Setup of build 41:
==> flow/design.v <==
`timescale 1ns / 1ps
module complex_multiplier#(parameter INPUT_DATA_WIDTH = 16)
    (
        input  wire                                    i_clk,
        input  wire                                    i_rst,
        input  wire signed [INPUT_DATA_WIDTH-1:0]      i_real_h,
        input  wire signed [INPUT_DATA_WIDTH-1:0]      i_imag_h,
        input  wire signed [INPUT_DATA_WIDTH-1:0]      i_real_y,
        input  wire signed [INPUT_DATA_WIDTH-1:0]      i_imag_y,
        output reg  signed [INPUT_DATA_WIDTH*2:0]      o_real,
        output reg  signed [INPUT_DATA_WIDTH*2:0]      o_imag
    );
    reg signed [INPUT_DATA_WIDTH*2-1:0] ac;
    reg signed [INPUT_DATA_WIDTH*2-1:0] ad;
    reg signed [INPUT_DATA_WIDTH*2-1:0] cb;
    reg signed [INPUT_DATA_WIDTH*2-1:0] bd;
    always@(posedge i_clk) begin
        if(i_rst)begin
            o_real <= 0;
            o_imag <= 0;
            ac     <= 0;
            ad     <= 0;
            cb     <= 0;
            bd     <= 0;
        end         
        else begin
            ac <= i_real_h * i_real_y;
            ad <= i_real_h * i_imag_y;
            cb <= i_real_y * i_imag_h;
            bd <= i_imag_h * i_imag_y;
            o_real <= ac - bd;
            o_imag <= ad + cb;
        end
    end
endmodule
clock: 5.55 ns
lec_check: 0
cap_margin: 20
cell_pad_in_sites_global_placement: 1
core_margin: 2
core_utilization: 72
cts_cluster_size: 54
hold_slack_margin: -0.1
place_density_lb_addon: 0.18
setup_slack_margin: 1.64
slew_margin: 15
run.sh (not shown) runs the stock make flow with config.mk's settings and CLKGATE_MAP_FILE=.
Build 41: it failed with a tool error in 3_1_place_gp_skip_io, so there are no final results.
> inputs changed (build 41 -> build 67)
Settings: PLACE_DENSITY newly set to 0.95; MAX_ROUTING_LAYER newly set to met4; CTS_CLUSTER_SIZE removed (was 54); CELL_PAD_IN_SITES_GLOBAL_PLACEMENT removed (was 1); SETUP_SLACK_MARGIN removed (was 1.64); TNS_END_PERCENT newly set to 5; SLEW_MARGIN changed from 15 to 20; HOLD_SLACK_MARGIN removed (was -0.1); PLACE_DENSITY_LB_ADDON removed (was 0.18); the clock period (ns, I/O delays scaled along) changed from 5.55 to 6.89.
==> comparison <==
- Diff build 41 -> build 67: synthesized area divided by synthesized cell count saw little to no change, post-synth design cell area neither gained nor lost much.
- Comparing build 41 against build 67, there is no change at all in flop and latch count out of synthesis.
- Run status, build 41: aborted in 3_1_place_gp_skip_io, error FLW-0024
- Build 67 never completed, since it errored out during 5_1_grt.
- Number of nets at floorplan delta (build 67 -> build 41): insignificant
Inputs modified between build 67 and build 48:
Settings: PLACE_DENSITY: 0.95 -> 0.39; MAX_ROUTING_LAYER: met4 -> unset; CTS_CLUSTER_DIAMETER: unset -> 269; CTS_CLUSTER_SIZE: unset -> 93; the clock period (ns, I/O delays scaled along): 6.89 -> 5.24.
## What came out
- Build 48 had finished all stages when the layout checks came back failing, citing negative setup slack.
- Worst-case setup slack after placement sits lower in build 48 than in build 67.
- Build 48 against build 67: netlist area before placement held steady; half-perimeter wire length of the detailed placement result went down; number of input and output port buffers inserted essentially unchanged.
- Re post-CTS repair timing setup buffer count: build 67 was higher than build 48.
- From build 48 to build 67, net count after synthesis did not move at all.
- As far as height of the die is concerned, build 48 and build 67 perform about the same.
- Against build 67, build 48 reports a number of placed instances, taps included that is higher.
- Die size came out exactly the same in build 67 and build 48.
- Taking build 67 over build 48, the number of instances resized during post-cts repair ratio works out to 1.2.
- Diff build 67 and build 48: placer's final routability congestion estimate lower in build 48
The inputs of build 73 differ from those of build 48 as listed below.
Settings: MAX_ROUTING_LAYER: unset -> met4; CTS_CLUSTER_SIZE: 93 -> unset; CTS_CLUSTER_DIAMETER: 269 -> unset; PLACE_DENSITY: 0.39 -> unset; TNS_END_PERCENT: 5 -> unset; CAP_MARGIN: 20 -> 30; PLACE_DENSITY_LB_ADDON: unset -> 0.01; the clock period (ns, I/O delays scaled along): 5.24 -> 6.89.
--- outcome ---
Diff build 48 -> build 73: clock tree buffer count of the final layout grew by 1; utilization after layout shrank by 0.69 points; total number of vias shrank by about 1.1%. Top routing layer in use = met4: build 73; top routing layer in use = met5: build 48. Build 73 finished all stages; however, its layout fails the closing checks, the failures being negative setup slack. Between build 73 and build 48, the difference in portion of the layout cell area used by clock cells is negligible. Worst hold slack, build 73 and build 48, lower one = build 73.
### build 73 -> build 21
Settings: putting ABC_AREA at 1 where nothing was set; clearing MAX_ROUTING_LAYER, which used to be met4; swapping 30 for 20 in CAP_MARGIN; clearing PLACE_DENSITY_LB_ADDON, which used to be 0.01; swapping 6.89 for 10.9 in the clock period (ns, I/O delays scaled along).
### Flow results
Build 73 ran in full, but the layout does not pass; the checks complain about negative setup slack.
Build 21 completed every stage of the flow, and the final layout passed the timing, DRC and antenna checks.
Routed wire length | build 21 below build 73
[compare] base=build 73 new=build 21: wire length per cell shows a reduction of about 30%.

---

run 1:
// complex_multiplier: RTL as listed in full above, without the edits since
clock: 5.13 ns
lec_check: 0
abc_area: 1
cap_margin: 20
core_margin: 2
core_utilization: 57
cts_cluster_diameter: 377
slew_margin: 20
The flow for run 1 finished, though final verification flagged negative setup slack.
Input changes introduced in run 2 (baseline for comparison: run 1):
Settings: an added CTS_CLUSTER_SIZE of 42; a change of CORE_UTILIZATION from 57 to 70; an added HOLD_SLACK_MARGIN of 0.28.
Notes after the runs:
- Of run 2 and run 1, only run 2 fails to reach the end of the flow.
- Run 1: complete, dirty (negative setup slack)
- Run 2 vs run 1 on floorplan core density: run 2 is the higher one.
- [compare] base=run 1 new=run 2: number of setup buffers added after CTS went up about 40%, count of pins on the block boundary did not really move, synthesized cell count was more or less identical.
- The die area of run 2 was superior to that of run 1.
Modified inputs, run 3 compared to run 2
Settings: removing ABC_AREA (formerly 1); changing CORE_UTILIZATION from 70 to 65; removing HOLD_SLACK_MARGIN (formerly 0.28); setting MAX_ROUTING_LAYER to met4 for the first time; removing CTS_CLUSTER_SIZE (formerly 42); removing CTS_CLUSTER_DIAMETER (formerly 377); changing the clock period (ns, I/O delays scaled along) from 5.13 to 6.89.
Notes after the runs:
- Although run 3 finished all stages, its layout failed final checks on negative setup slack.
- Run 3 gives less chip area in the Yosys report than run 2 did.
- Instance area at placement for run 3 is lower than for run 2.
- Run 3 vs run 2: die area down by a few percent

---

== build 57 ==
RTL: the design.v shown in full above, as it stands there.
clock: 5.92 ns
lec_check: 0
cap_margin: 40
cell_pad_in_sites_global_placement: 0
core_margin: 2
core_utilization: 72
cts_cluster_size: 54
hold_slack_margin: 0.28
setup_slack_margin: -0.46
slew_margin: 5
The layout from build 57, despite a flow that completed every stage, fails the layout checks, with the failing checks listed as setup timing.
Edits applied to the flow inputs when going from build 57 to build 68:
diff --git a/flow/config.mk b/flow/config.mk
--- a/flow/config.mk
+++ b/flow/config.mk
@@ -6,10 +6,9 @@
 export NUM_CORES = 4
 export LEC_CHECK = 0
-export CAP_MARGIN = 40
+export CAP_MARGIN = 20
 export CELL_PAD_IN_SITES_GLOBAL_PLACEMENT = 0
 export CORE_MARGIN = 2
 export CORE_UTILIZATION = 72
 export CTS_CLUSTER_SIZE = 54
-export HOLD_SLACK_MARGIN = 0.28
-export SETUP_SLACK_MARGIN = -0.46
-export SLEW_MARGIN = 5
+export SETUP_SLACK_MARGIN = 1.93
+export SLEW_MARGIN = 15
==> flow/constraint.sdc <==
create_clock -name core_clock -period 6.88 [get_ports {i_clk}]
set_input_delay 1.3760 -clock core_clock [delete_from_list [all_inputs] [get_ports {i_clk}]]
set_output_delay 1.3760 -clock core_clock [all_outputs]
set_load 0.01 [all_outputs]
### Flow results
- Build 68 never completed, since it errored out during global routing.
- The post-place instance area on build 68 is in line with that on build 57.
- Build 57 -> build 68: core footprint delta 0, exact match
- Taking build 57 as the reference, in build 68 chip area from the yosys synthesis statistics neither gained nor lost much; TritonCTS sink count neither gained nor lost much; number of levels the H-tree was split into neither gained nor lost much; area share of and/or/nand/nor cells after synthesis neither gained nor lost much.
For build 98, these inputs were changed with respect to build 68:
==> flow/config.mk <==
export PLATFORM = sky130hd
export DESIGN_NAME = complex_multiplier
export DESIGN_NICKNAME = complex_multiplier
export VERILOG_FILES = /design/flow/design.v
export SDC_FILE = /design/flow/constraint.sdc
export NUM_CORES = 4
export LEC_CHECK = 0
export CAP_MARGIN = 20
export CORE_MARGIN = 2
export CORE_UTILIZATION = 40
export SLEW_MARGIN = 20
==> flow/constraint.sdc <==
create_clock -name core_clock -period 10.0 [get_ports {i_clk}]
set_input_delay 2.0000 -clock core_clock [delete_from_list [all_inputs] [get_ports {i_clk}]]
set_output_delay 2.0000 -clock core_clock [all_outputs]
set_load 0.01 [all_outputs]
==> comparison <==
The flow ran to completion for all of build 68 and build 98 but build 68, which stopped partway. The area after detailed placement in build 98 sits about 8% below the value recorded for build 68. In build 98 relative to build 68, count of placed standard cells including taps had gone up by a few percent. Re standard-cell row count: build 68 and build 98 aren't equal, and the lower value belongs to build 68. Going from build 68 to build 98, number of cells produced by synthesis essentially unchanged, die area went up 79%. Reported for build 68 and build 98, area after synthesis turned out identical to the last digit. The run showing the smaller standard cell core area is build 68. Looking at placement-stage worst setup slack across both flows, build 98 is the stronger of the two, with build 68 trailing.
Relative to build 98, the following input files were edited for build 50:
diff --git a/flow/config.mk b/flow/config.mk
--- a/flow/config.mk
+++ b/flow/config.mk
@@ -6,6 +6,9 @@
 export NUM_CORES = 4
 export LEC_CHECK = 0
-export CAP_MARGIN = 20
+export CAP_MARGIN = 15
 export CORE_MARGIN = 2
 export CORE_UTILIZATION = 40
+export CTS_CLUSTER_SIZE = 55
+export GPL_ROUTABILITY_DRIVEN = 0
 export SLEW_MARGIN = 20
+export TNS_END_PERCENT = 90
==> flow/constraint.sdc <==
create_clock -name core_clock -period 8.47 [get_ports {i_clk}]
set_input_delay 1.6940 -clock core_clock [delete_from_list [all_inputs] [get_ports {i_clk}]]
set_output_delay 1.6940 -clock core_clock [all_outputs]
set_load 0.01 [all_outputs]
Findings:
Every stage of the flow completed for build 50, and the final layout passed the timing, DRC and antenna checks.
Number of placed instances, taps included: build 50 vs build 98 up 94
Wire: build 50 routes less than build 98
Per the comparison of build 50 with build 98, placed wire-length estimate went down, vias after detailed routing did not really move, total met2 wirelength after detailed routing went down, post-synthesis adder-cell area fraction did not really move, gate count after technology mapping did not really move.
Comparing build 98 and build 50, final cell count is higher on build 50.
Re worst setup slack after layout: build 98 was higher than build 50.
NOTE cell area build 98->build 50 increased by a few percent
